==> flow/design.v (excerpt) <==
module ted
(
	input         clk,				 
	input         reset,
	input  [15:0] addr_in,
	output [15:0] addr_out,
	input   [7:0] data_in,
	output  [7:0] data_out,
	input         rw,
	output        cpuclk,			 
	output  [6:0] color,				 
	output        csync,
	output reg    hsync,
	output reg    vsync,
	output reg    hblank,
	output reg    vblank_out,
	input         wide,
	output        ce_pix,
	output        irq,
	output        ba,
	output reg    cs_io,
	output reg    cs_ram,
	output reg    cs0,
	output reg    cs1,
	output reg    aec,
	output  [4:0] snd,
	output        pal,
	input   [7:0] k,
	input   [1:0] tvmode,
	output        cpuenable			 
);
parameter TIMER1LO=6'h00;
parameter TIMER1HI=6'h01;
parameter TIMER2LO=6'h02;
parameter TIMER2HI=6'h03;
parameter TIMER3LO=6'h04;
parameter TIMER3HI=6'h05;
parameter CONTROL1=6'h06;
parameter CONTROL2=6'h07;
parameter KEYLATCH=6'h08;
parameter IRQ		=6'h09;
parameter IRQEN	=6'h0A;
parameter RASTER	=6'h0B;
parameter CURPOSHI=6'h0C;
parameter CURPOSLO=6'h0D;
parameter CH1FREQLO=6'h0E;
parameter CH2FREQLO=6'h0F;
parameter CH2FREQHI=6'h10;
parameter SOUNDCTRL=6'h11;
parameter BMAPBASE=6'h12;
parameter CHARBASE=6'h13;
parameter VIDEOBASE=6'h14;
parameter BGCOLOR0=6'h15;
parameter BGCOLOR1=6'h16;
parameter BGCOLOR2=6'h17;
parameter BGCOLOR3=6'h18;
parameter EXCOLOR=6'h19;
parameter CHARPOSRELOADHI=6'h1A;
parameter CHARPOSRELOADLO=6'h1B;
parameter VSCANPOSHI=6'h1C;
parameter VSCANPOSLO=6'h1D;
parameter HSCANPOS=6'h1E;
parameter FLASH_VERTSUB=6'h1F;
parameter ROMEN=6'h3E;
parameter RAMEN=6'h3F;
localparam IDLE=3'b000,THALT1=3'b001,THALT2=3'b010,THALT3=3'b011,TDMA=3'b100;
reg [2:0] dma_state,dma_nextstate;			 
reg [15:0] timer1,timer1_reload;													 
reg [15:0] timer2;																			 
  ...
For scale: roughly 7200 cells after synthesis, about 90 I/O pins, about 51000 sq um of cells after synthesis.
clock: 3.31 ns
lec_check: 0
abc_area: 1
cap_margin: 40
core_aspect_ratio: 0.7
core_margin: 2
core_utilization: 72
cts_cluster_diameter: 365
cts_cluster_size: 11
hold_slack_margin: 0.29
place_density: 0.39
setup_slack_margin: 0.99
slew_margin: 40
tns_end_percent: 5
run.sh (not shown) runs the stock make flow with config.mk's settings and CLKGATE_MAP_FILE=.
==> next run, changes <==
Settings changed: ABC_AREA 1 to not set, CAP_MARGIN 40 to 20, CORE_ASPECT_RATIO 0.7 to not set, CORE_UTILIZATION 72 to 14, CTS_CLUSTER_DIAMETER 365 to not set, CTS_CLUSTER_SIZE 11 to not set, HOLD_SLACK_MARGIN 0.29 to not set, PLACE_DENSITY 0.39 to not set, SETUP_SLACK_MARGIN 0.99 to not set, SLEW_MARGIN 40 to 20, TNS_END_PERCENT 5 to not set.
Clock period 3.31 ns to 15.0 ns, I/O delays scaled along.
The new run finished with timing, DRC and antenna clean.
Setup slack improves by 7.6 ns.
Clock power drops by 74%.
Sequential power drops by 78%.
Hold slack improves by 0.049 ns.
==> next run, changes <==
Settings changed: CORE_UTILIZATION 14 to 72, PLACE_DENSITY_LB_ADDON set to 0.0.
Clock period 15.0 ns to 6.13 ns, I/O delays scaled along.
What happened: The new run completed without violations. Clock-buffer cell count drops by 9. Via count rises by a few percent. Worst setup slack gets worse by 6.2 ns. Sequential cell count does not change. Sequential power goes up by well over a third. Utilization went up by 62 points. Final area goes down by a little under a tenth. Wire length fell by a few percent. Global-route usage came out higher by 34 points. Sequential share of layout area went up by 3.4 points. Combinational power climbs by well over a third.

* * *

Starting RTL as in the previous note.
export LEC_CHECK = 0
export CAP_MARGIN = 40
export CELL_PAD_IN_SITES_GLOBAL_PLACEMENT = 3
export CORE_MARGIN = 2
export CORE_UTILIZATION = 70
export CTS_CLUSTER_DIAMETER = 400
export GPL_ROUTABILITY_DRIVEN = 1
export GPL_TIMING_DRIVEN = 0
export MAX_ROUTING_LAYER = met5
export PLACE_DENSITY_LB_ADDON = 0.29
export SETUP_SLACK_MARGIN = -0.05
export SLEW_MARGIN = 40
create_clock -name core_clock -period 6.0 [get_ports {clk}]
The baseline died in global placement without I/O with FLW-0024.
Edit:
CAP_MARGIN = 20   (was 40)
CELL_PAD_IN_SITES_GLOBAL_PLACEMENT = default   (was 3)
CORE_UTILIZATION = 40   (was 70)
CTS_CLUSTER_DIAMETER = default   (was 400)
GPL_ROUTABILITY_DRIVEN = default   (was 1)
GPL_TIMING_DRIVEN = default   (was 0)
MAX_ROUTING_LAYER = default   (was met5)
PLACE_DENSITY_LB_ADDON = default   (was 0.29)
SETUP_SLACK_MARGIN = -0.32   (was -0.05)
SLEW_MARGIN = 20   (was 40)
clock period = 5.95 ns   (was 6.0 ns; I/O delays follow)
The new run completed without violations.
Synthesized area does not change.
Die area goes up by 74%.
Synthesized cell count does not change.
Edit:
CORE_UTILIZATION = 59   (was 40)
SETUP_SLACK_MARGIN = default   (was -0.32)
clock period = 4.54 ns   (was 5.95 ns; I/O delays follow)
After rerunning: The changed run finished clean; synthesized area does not change; cell count came out lower by about 6%; first-iteration DRC count fell by 4.4%; combinational power rose by about 30%; synthesized cell count does not change.

* * *

Setup of run 1:
Starting RTL as in the previous note.
make LEC_CHECK=0 ABC_AREA=0 CAP_MARGIN=15 CORE_ASPECT_RATIO=1.5 CORE_MARGIN=3 CORE_UTILIZATION=39 CTS_CLUSTER_SIZE=14 GPL_ROUTABILITY_DRIVEN=0 HOLD_SLACK_MARGIN=0.22 MAX_ROUTING_LAYER=met4 SLEW_MARGIN=35 TNS_END_PERCENT=25 finish   # period 10.0 ns
Run 1 completed end to end with timing, DRC and antenna clean.
> inputs changed (run 1 -> run 2)
Settings: CORE_MARGIN: 3 -> 2; ABC_AREA: 0 -> unset; SLEW_MARGIN: 35 -> 20; CTS_CLUSTER_SIZE: 14 -> unset; CORE_UTILIZATION: 39 -> 40; HOLD_SLACK_MARGIN: 0.22 -> unset; TNS_END_PERCENT: 25 -> unset; CAP_MARGIN: 15 -> 20; MAX_ROUTING_LAYER: met4 -> unset; CORE_ASPECT_RATIO: 1.5 -> unset; GPL_ROUTABILITY_DRIVEN: 0 -> unset; the clock period (ns, I/O delays scaled along): 10.0 -> 3.5.
==> results <==
- From run 1 to run 2 the numbers moved as follows: count of antenna diodes in the layout shrank by 13; cell area after layout grew by about 4%; final worst-path cycle share grew by 41 points; number of H-tree levels grew by 1.
- Between run 2 and run 1, detailed route wirelength on metal3 is higher for run 2, run 1 comes in under that.
- Run 2 against run 1; cell area power density is up by more than 100%.
- Compared run 2 against run 1; combinational power share within noise.
Inputs modified between run 2 and run 3:
Settings: CORE_UTILIZATION changed from 40 to 70; SETUP_SLACK_MARGIN newly set to 0.87; CTS_CLUSTER_SIZE newly set to 43; the clock period (ns, I/O delays scaled along) changed from 3.5 to 3.49.
[summary]
Relative to run 2, the first-iteration detailed-routing DRC count of run 3 is higher by 1,224. Looking only at period utilization, and setting everything else aside, the lower value of run 2 and run 3 goes to run 3. Taking run 2 as the reference, in run 3 non-clock buffer count went up by about 0.8%, buffers inserted during post-CTS setup optimization went up by 19, clock buffer count from CTS went down by 17%.
--- input diff run 3..run 4 ---
Settings: CTS_CLUSTER_SIZE removed (was 43); SETUP_SLACK_MARGIN changed from 0.87 to 0.5; the clock period (ns, I/O delays scaled along) changed from 3.49 to 3.73.
Of the two candidates, run 3 has the better placement-stage worst setup slack and run 4 the worse one.
Diff run 3..run 4 | core utilization at floorplan | unchanged
Re synthesized cell count: no difference whatsoever between run 3 and run 4.
Run 4 vs. run 3: per-cell via count in the routed design went up by about 3%.
Going from run 3 to run 4, wire length on met3 grows by 3700 um.

* * *

Setup of wip/nickel:
Starting RTL as in the previous note.
Settings: LEC_CHECK=0, CAP_MARGIN=20, CORE_MARGIN=2, CORE_UTILIZATION=72, CTS_CLUSTER_DIAMETER=354, CTS_CLUSTER_SIZE=22, PLACE_DENSITY_LB_ADDON=0.0, SLEW_MARGIN=20; clock period 6.13 ns.
> inputs changed (wip/nickel -> wip/garnet)
- SETUP_SLACK_MARGIN now 0.85, previously not set
- PLACE_DENSITY_LB_ADDON no longer set, was 0.0
- CTS_CLUSTER_DIAMETER no longer set, was 354
- CTS_CLUSTER_SIZE no longer set, was 22
- the clock period (ns, I/O delays scaled along) now 3.39, was 6.13
Findings:
The final layouts of wip/nickel and wip/garnet pass the timing, design-rule and antenna checks. Min global-route wire length before repair across wip/nickel and wip/garnet: wip/nickel. Internal power for wip/garnet: 130% up relative to wip/nickel. The run with more routed wire is wip/garnet, not wip/nickel.
Edits applied to the flow inputs when going from wip/garnet to wip/xenon:
- swapping 72 for 70 in CORE_UTILIZATION
- swapping 0.85 for 0.52 in SETUP_SLACK_MARGIN
- swapping 3.39 for 3.68 in the clock period (ns, I/O delays scaled along)
Notes after the runs:
Relative to wip/garnet, the non-clock buffer count of wip/xenon is lower by 81. Comparing wip/xenon with wip/garnet, the share of total power in combinational logic came out essentially unchanged. Relative to wip/garnet, wip/xenon improves final design area excluding fillers. Part of the total power dissipated in the clock network: wip/xenon vs wip/garnet up 0.4 points. Compared wip/xenon vs wip/garnet, and worst hold slack is down in wip/xenon. Logic area was lower in wip/xenon than in wip/garnet. The area of the core of wip/xenon exceeds that of wip/garnet by about 2.4%. wip/xenon: wire length per cell after detailed routing higher than wip/garnet. wip/xenon does better than wip/garnet on total power after layout.
--- input diff wip/xenon..wip/willow ---
- swapping 20 for 0 in CAP_MARGIN
- swapping 0.52 for 0.64 in SETUP_SLACK_MARGIN
- putting CTS_CLUSTER_SIZE at 43 where nothing was set
- swapping 3.68 for 3.31 in the clock period (ns, I/O delays scaled along)
### Flow results
[compare] base=wip/xenon new=wip/willow: setup slack went down by 0.15 ns, clock latency of the later-clocked register in the worst-skew pair has decreased, number of cells on the worst reg-to-reg path now larger. Compared with wip/xenon, in wip/willow sequential share of cell area -0.77 points, detailed route wirelength on metal3 -about 12%.
[inputs] wip/tundra vs wip/willow
- CORE_UTILIZATION: 70 -> 40
- CTS_CLUSTER_SIZE: 43 -> unset
- CAP_MARGIN: 0 -> 20
- SETUP_SLACK_MARGIN: 0.64 -> unset
- the clock period (ns, I/O delays scaled along): 3.31 -> 5.95
## What came out
- [compare] base=wip/willow new=wip/tundra: cell count grew by about 6.5%, number of antenna repair diodes shrank by 1.
- When wip/tundra is set beside wip/willow, its die size turns out to be 74% larger.
- Diff wip/willow..wip/tundra | synthesized area per cell | unchanged
- On sequential share of layout area: between wip/willow and wip/tundra, it ends up higher for wip/tundra.
Power and IR drop assume default switching activity.
